==> flow/design.v (excerpt) <==
module axi_stream_insert_header #(
    parameter DATA_WD = 32,
    parameter DATA_BYTE_WD = DATA_WD / 8,
    parameter BYTE_CNT_WD = $clog2(DATA_BYTE_WD)
) (
    input clk,
    input rst_n,
    input valid_in,
    input [DATA_WD-1 : 0] data_in,
    input [DATA_BYTE_WD-1 : 0] keep_in,
    input last_in,
    output ready_in,
    output valid_out,
    output [DATA_WD-1 : 0] data_out,
    output [DATA_BYTE_WD-1 : 0] keep_out,
    output last_out,
    input ready_out,
    input valid_insert,
    input [DATA_WD-1 : 0] header_insert,
    input [DATA_BYTE_WD-1 : 0] keep_insert,
    input [BYTE_CNT_WD : 0] byte_insert_cnt,
    output ready_insert
);
function [BYTE_CNT_WD:0]count_1;
    input [DATA_BYTE_WD-1:0] data_in;
    reg [BYTE_CNT_WD:0]cnt,n;
begin
    cnt=0;
    for (n=0;n<DATA_BYTE_WD; n=n+1) begin
        if(data_in[n])
            cnt = cnt+1'b1; 
            count_1 =cnt;
    end
end
endfunction
localparam IDEL = 4'b0001;
localparam HAEDER_INSERT = 4'b0010;
localparam WAIT = 4'b0100;
localparam IN_OUT = 4'b1000;
reg [3:0] current_state;
reg [3:0] next_state;
reg [BYTE_CNT_WD : 0] byte_insert_cnt_temp;
reg [DATA_BYTE_WD-1 : 0] keep_insert_temp;
reg [DATA_WD-1:0] mem [0:4];
reg [1:0] addr_in;
reg [1:0] addr_out;
reg[4:0] cnt_temp;
reg [DATA_BYTE_WD-1 : 0] keepin_last;
wire [BYTE_CNT_WD:0] keepin_last_count;
wire [4:0] out_cnt ;
reg [2*DATA_WD-1 : 0] data_out_reg;
reg [2*DATA_BYTE_WD-1 : 0] keep_out_reg;
reg last_out_reg;
reg [4:0]cnt_out_temp;
    assign keepin_last_count = count_1(keepin_last); 
    assign ready_in = (current_state == HAEDER_INSERT || current_state==IN_OUT)?1'b1:1'b0;
    assign ready_insert = (current_state == IDEL)?1'b1:1'b0;
    assign valid_out = (current_state == IN_OUT)?1'b1:1'b0;
    assign out_cnt = (keepin_last_count+byte_insert_cnt_temp>DATA_BYTE_WD)?cnt_temp+1'b1:cnt_temp; 
    always @(posedge clk or negedge rst_n) begin
        if(!rst_n)begin
            current_state <= IDEL;
        end else begin
            current_state <= next_state;
        end
    end
    always @(*) begin
        next_state = IDEL;
        case (current_state)
            IDEL:begin
                if(valid_insert && ready_insert) 
                    next_state = HAEDER_INSERT;
                else 
  ...
Size in the first run: ~1700 cells after synthesis, roughly 200 flip-flops.
clock: 3.65 ns
lec_check: 0
abc_area: 1
cap_margin: 30
core_margin: 2
core_utilization: 70
place_density: 0.74
slew_margin: 20
run.sh (not shown) runs the stock make flow with config.mk's settings and CLKGATE_MAP_FILE=.
The baseline finished but failed the layout checks on negative setup slack.
Change:
--- a/flow/config.mk
+++ b/flow/config.mk
@@ -8 +7,0 @@
-export ABC_AREA = 1
@@ -12 +11 @@
-export PLACE_DENSITY = 0.74
+export PLACE_DENSITY = 0.6
==> flow/constraint.sdc (replaced) <==
create_clock -name core_clock -period 3.54 [get_ports {clk}]
set_input_delay 0.7080 -clock core_clock [delete_from_list [all_inputs] [get_ports {clk}]]
set_output_delay 0.7080 -clock core_clock [all_outputs]
set_load 0.01 [all_outputs]
- The new run ran to the end with violations: negative setup slack
- clock skew barely changes
- via count shrinks by about 5%
- utilization rose by 4.8 points
- synthesized area went down by about 7%
- cell area decreases by about 2.5%
- final cell count fell by 21%
- flip-flop count stays the same
- worst setup slack degrades by 0.50 ns
- die area is lower by about 7%
- combinational power climbs by about 5%
- power climbs by about 6%
Change:
--- a/flow/config.mk
+++ b/flow/config.mk
@@ -8 +8 @@
-export CAP_MARGIN = 30
+export CAP_MARGIN = 20
@@ -10 +10 @@
-export CORE_UTILIZATION = 70
+export CORE_UTILIZATION = 40
==> flow/constraint.sdc (replaced) <==
create_clock -name core_clock -period 7.44 [get_ports {clk}]
set_input_delay 1.4880 -clock core_clock [delete_from_list [all_inputs] [get_ports {clk}]]
set_output_delay 1.4880 -clock core_clock [all_outputs]
set_load 0.01 [all_outputs]
Result: With this change the flow finished with timing, DRC and antenna clean; utilization drops by 40 points; final cell count climbs by a few percent; worst setup slack improved by 2.6 ns; clock-buffer cell count drops by 1; power drops by well over a third; wire length drops by about a fifth; cell area drops by a few percent.
Change:
--- a/flow/config.mk
+++ b/flow/config.mk
@@ -10 +10,3 @@
-export CORE_UTILIZATION = 40
+export CORE_UTILIZATION = 63
+export CTS_CLUSTER_DIAMETER = 345
+export CTS_CLUSTER_SIZE = 17
==> flow/constraint.sdc (replaced) <==
create_clock -name core_clock -period 3.64 [get_ports {clk}]
set_input_delay 0.7280 -clock core_clock [delete_from_list [all_inputs] [get_ports {clk}]]
set_output_delay 0.7280 -clock core_clock [all_outputs]
set_load 0.01 [all_outputs]
After rerunning: This time the run finished with negative setup slack left. First-iteration DRC count is higher by 45%. Cell count drops by 5.2%. Flip-flop count does not change. Worst setup slack got worse by 2.4 ns. Die size came out lower by 36%. Sequential share of layout area is lower by 1.1 points. Global-route usage climbs by 13 points.
Change:
--- a/flow/config.mk
+++ b/flow/config.mk
@@ -10 +10 @@
-export CORE_UTILIZATION = 63
+export CORE_UTILIZATION = 66
@@ -12 +12 @@
-export CTS_CLUSTER_SIZE = 17
+export CTS_CLUSTER_SIZE = 50
@@ -13,0 +14 @@
+export SETUP_SLACK_MARGIN = 0.93
After rerunning: The new run produced a layout that fails on negative setup slack. Routed wire length came out higher by 31%. Count of clock-buffer cells in the layout came out higher by 1. Final area came out higher by 9.0%. Synthesized cell count stays the same. Cell count came out higher by 3.5%. Global-route usage came out higher by 9.5 points. Power came out higher by 21%. Sequential cell count stays the same. Clock power came out higher by about 7%. Via count came out higher by 17%.

* * *

== job 8724 ==
axi_stream_insert_header again, from the RTL that the note above started with.
==> flow/design.v (excerpt) <==
module axi_stream_insert_header #(
    parameter DATA_WD = 32,
    parameter DATA_BYTE_WD = DATA_WD / 8,
    parameter BYTE_CNT_WD = $clog2(DATA_BYTE_WD)
) (
    input clk,
    input rst_n,
    input valid_in,
    input [DATA_WD-1 : 0] data_in,
    input [DATA_BYTE_WD-1 : 0] keep_in,
    input last_in,
    output ready_in,
    output valid_out,
    output [DATA_WD-1 : 0] data_out,
    output [DATA_BYTE_WD-1 : 0] keep_out,
    output last_out,
    input ready_out,
    input valid_insert,
    input [DATA_WD-1 : 0] header_insert,
    input [DATA_BYTE_WD-1 : 0] keep_insert,
    input [BYTE_CNT_WD : 0] byte_insert_cnt,
    output ready_insert
);
function [BYTE_CNT_WD:0]count_1;
    input [DATA_BYTE_WD-1:0] data_in;
    reg [BYTE_CNT_WD:0]cnt,n;
begin
    cnt=0;
    for (n=0;n<DATA_BYTE_WD; n=n+1) begin
        if(data_in[n])
            cnt = cnt+1'b1; 
            count_1 =cnt;
    end
end
endfunction
localparam IDEL = 4'b0001;
localparam HAEDER_INSERT = 4'b0010;
localparam WAIT = 4'b0100;
localparam IN_OUT = 4'b1000;
reg [3:0] current_state;
reg [3:0] next_state;
reg [BYTE_CNT_WD : 0] byte_insert_cnt_temp;
reg [DATA_BYTE_WD-1 : 0] keep_insert_temp;
reg [DATA_WD-1:0] mem [0:4];
reg [1:0] addr_in;
reg [1:0] addr_out;
reg[4:0] cnt_temp;
reg [DATA_BYTE_WD-1 : 0] keepin_last;
wire [BYTE_CNT_WD:0] keepin_last_count;
wire [4:0] out_cnt ;
reg [2*DATA_WD-1 : 0] data_out_reg;
reg [2*DATA_BYTE_WD-1 : 0] keep_out_reg;
reg last_out_reg;
reg [4:0]cnt_out_temp;
    assign keepin_last_count = count_1(keepin_last); 
    assign ready_in = (current_state == HAEDER_INSERT || current_state==IN_OUT)?1'b1:1'b0;
    assign ready_insert = (current_state == IDEL)?1'b1:1'b0;
    assign valid_out = (current_state == IN_OUT)?1'b1:1'b0;
    assign out_cnt = (keepin_last_count+byte_insert_cnt_temp>DATA_BYTE_WD)?cnt_temp+1'b1:cnt_temp; 
    always @(posedge clk or negedge rst_n) begin
        if(!rst_n)begin
            current_state <= IDEL;
        end else begin
            current_state <= next_state;
        end
    end
    always @(*) begin
        next_state = IDEL;
        case (current_state)
            IDEL:begin
                if(valid_insert && ready_insert) 
                    next_state = HAEDER_INSERT;
                else 
                    next_state = IDEL;     
            end
            HAEDER_INSERT:begin
  ...
clock: 2.83 ns
lec_check: 0
abc_area: 1
cap_margin: 20
cell_pad_in_sites_detail_placement: 0
core_margin: 2
core_utilization: 71
cts_cluster_size: 75
gpl_routability_driven: 1
hold_slack_margin: -0.09
place_density_lb_addon: 0.02
setup_slack_margin: -0.15
slew_margin: 20
Job 8724 finished every stage; the final checks, however, were not passed, the failures being negative setup slack.
Input-level comparison between job 3486 and job 8724:
- changing CORE_UTILIZATION from 71 to 66
- removing ABC_AREA (formerly 1)
- changing SETUP_SLACK_MARGIN from -0.15 to 0.11
- changing HOLD_SLACK_MARGIN from -0.09 to 0.28
- changing the clock period (ns, I/O delays scaled along) from 2.83 to 3.58
Findings:
- What the final checks of job 3486 revealed, after a flow that finished every stage, was a layout that fails on negative setup slack.
- Overall fraction of global-route tracks in use sits lower in job 3486 than in job 8724.
- Core util | job 3486 vs job 8724 | job 3486 lower
- Taking job 8724 as the reference point, the flip-flop and latch share of the layout cell area of job 3486 rises by 1.9 points.
- Comparing the two runs side by side, job 3486 comes out ahead of job 8724 on routed wire length.
- [compare] base=job 8724 new=job 3486: worst hold slack shows an increase of 0.23 ns; share of total power in the clock network shows an increase of 1.6 points; post-layout worst setup margin shows an increase of 0.44 ns; layout-stage area growth over the synthesis result shows an increase of 2.2 points; post-route cell area shows a reduction of about 5.4%.
- Comparing job 3486 and job 8724, the higher net switching share of the total power was measured on job 8724.
- Comparing job 3486 and job 8724, the higher clock power is on job 8724.
diff inputs: job 3486 => job 6516
- SETUP_SLACK_MARGIN now 1.72, was 0.11
- GPL_ROUTABILITY_DRIVEN now 0, was 1
- the clock period (ns, I/O delays scaled along) now 6.2, was 3.58
Results
The final report for job 3486 shows a completed flow and a layout that fails verification, specifically negative setup slack.
No stage failed in job 6516, and the final checks on the layout all came back clean.
Going from job 3486 to job 6516, iteration count of the initial detailed-routing pass now sits higher, first-iteration DRC count now sits higher, net switching component of the power now sits lower, peak supply drop now sits lower.
Reported for job 6516 and job 3486, number of H-tree levels turned out identical to the last digit.
diff inputs: job 6516 => job 2790
- changing CORE_UTILIZATION from 66 to 40
- setting CTS_CLUSTER_DIAMETER to 333 for the first time
- changing CTS_CLUSTER_SIZE from 75 to 98
- removing SETUP_SLACK_MARGIN (formerly 1.72)
- changing CORE_MARGIN from 2 to 7
==> comparison <==
As far as final-layout worst hold slack is concerned, job 6516 and job 2790 perform about the same. The sequential portion of the cell area in job 2790 sits 0.18 points below the value recorded for job 6516. Summary — clock tree buffer count of the final layout, job 2790 relative to job 6516: lower, by 2. Of job 2790 and job 6516, job 6516 shows the higher via count of the first global-routing pass, with job 2790 below it. Portion of total power attributed to sequential cells, job 2790 and job 6516: smaller value in job 6516. Job 2790 against job 6516: flop count closely matched the old numbers, post-layout total power decreased by 7.1% relative to the old numbers, final worst setup slack decreased by 0.57 ns relative to the old numbers, maximum operating frequency decreased by 11% relative to the old numbers, post-layout period usage of the worst path increased by 9.2 points relative to the old numbers.
Power figures rest on the tool's default switching activity, not on a simulated workload.
